## agc_ref_correction
module agc_ref_correction(
	input signed [11:0] ip_data, 
	input ip_clock,
	input ip_reset, 
	output [11:0] op_data
);
Size in the first run: about 2,200 cells after synthesis, ~460 flip-flops, about 26 I/O pins, ~0.028 mm^2 of cells after synthesis.
clock: 10.0 ns
lec_check: 0
cap_margin: 15
cell_pad_in_sites_detail_placement: 2
cell_pad_in_sites_global_placement: 2
core_margin: 4
core_utilization: 40
cts_cluster_size: 37
gpl_timing_driven: 0
max_routing_layer: met5
place_density_lb_addon: 0.08
slew_margin: 10
run.sh (not shown) runs the stock make flow with config.mk's settings and CLKGATE_MAP_FILE=.
The starting point finished with timing, DRC and antenna clean.
Edit:
==> flow/config.mk (replaced) <==
export PLATFORM = sky130hd
export DESIGN_NAME = agc_ref_correction
export DESIGN_NICKNAME = agc_ref_correction
export VERILOG_FILES = /design/flow/design.v
export SDC_FILE = /design/flow/constraint.sdc
export NUM_CORES = 4
export LEC_CHECK = 0
export CAP_MARGIN = 20
export CORE_MARGIN = 2
export CORE_UTILIZATION = 40
export PLACE_DENSITY = 0.6
export SLEW_MARGIN = 20
==> flow/constraint.sdc (replaced) <==
create_clock -name core_clock -period 7.98 [get_ports {ip_clock}]
set_input_delay 1.5960 -clock core_clock [delete_from_list [all_inputs] [get_ports {ip_clock}]]
set_output_delay 1.5960 -clock core_clock [all_outputs]
set_load 0.01 [all_outputs]
Cell area shrinks slightly.
Setup slack loses 1.2 ns.
Die size shrinks by a few percent.
Critical path depth rose by 4.
Fmax rose by roughly a tenth.
Via count falls by a few percent.
Edit:
--- a/flow/config.mk
+++ b/flow/config.mk
@@ -8,5 +8,5 @@
 export CAP_MARGIN = 20
 export CORE_MARGIN = 2
-export CORE_UTILIZATION = 40
+export CORE_UTILIZATION = 67
 export PLACE_DENSITY = 0.6
 export SLEW_MARGIN = 20
==> flow/constraint.sdc (replaced) <==
create_clock -name core_clock -period 7.19 [get_ports {ip_clock}]
set_input_delay 1.4380 -clock core_clock [delete_from_list [all_inputs] [get_ports {ip_clock}]]
set_output_delay 1.4380 -clock core_clock [all_outputs]
set_load 0.01 [all_outputs]
This time the run finished but fails on setup timing.
Routed wire length falls by 4.1%.
Setup slack gets worse by 0.54 ns.
Hold slack hardly moves.
Maximum frequency climbs by 3.4%.
Synthesized area is unchanged.
Utilization increases by 30 points.
Final area is lower by 0.31%.
Final cell count went down by 11%.
Die size goes down by 40%.
Edit:
--- a/flow/config.mk
+++ b/flow/config.mk
@@ -8,5 +8,5 @@
 export CAP_MARGIN = 20
 export CORE_MARGIN = 2
-export CORE_UTILIZATION = 67
+export CORE_UTILIZATION = 70
 export PLACE_DENSITY = 0.6
 export SLEW_MARGIN = 20
==> flow/constraint.sdc (replaced) <==
create_clock -name core_clock -period 6.04 [get_ports {ip_clock}]
set_input_delay 1.2080 -clock core_clock [delete_from_list [all_inputs] [get_ports {ip_clock}]]
set_output_delay 1.2080 -clock core_clock [all_outputs]
set_load 0.01 [all_outputs]
Result: The changed run finished but failed the layout checks on setup timing. Routed wire length rises by a little under a tenth. Critical path depth decreases by 1. Via count went up by a few percent.
Edit:
--- a/flow/config.mk
+++ b/flow/config.mk
@@ -8,5 +8,5 @@
 export CAP_MARGIN = 20
 export CORE_MARGIN = 2
-export CORE_UTILIZATION = 70
+export CORE_UTILIZATION = 40
 export PLACE_DENSITY = 0.6
 export SLEW_MARGIN = 20
==> flow/constraint.sdc (replaced) <==
create_clock -name core_clock -period 10.0 [get_ports {ip_clock}]
set_input_delay 2.0000 -clock core_clock [delete_from_list [all_inputs] [get_ports {ip_clock}]]
set_output_delay 2.0000 -clock core_clock [all_outputs]
set_load 0.01 [all_outputs]
Result: The new run went through all stages and came out clean. Die area grows by well over a third. Worst setup slack is better by 3.3 ns. Wire length goes down by a few percent. Design area came out lower by a few percent. Clock skew rose by 0.0067 ns. Non-clock buffer count falls by 145.
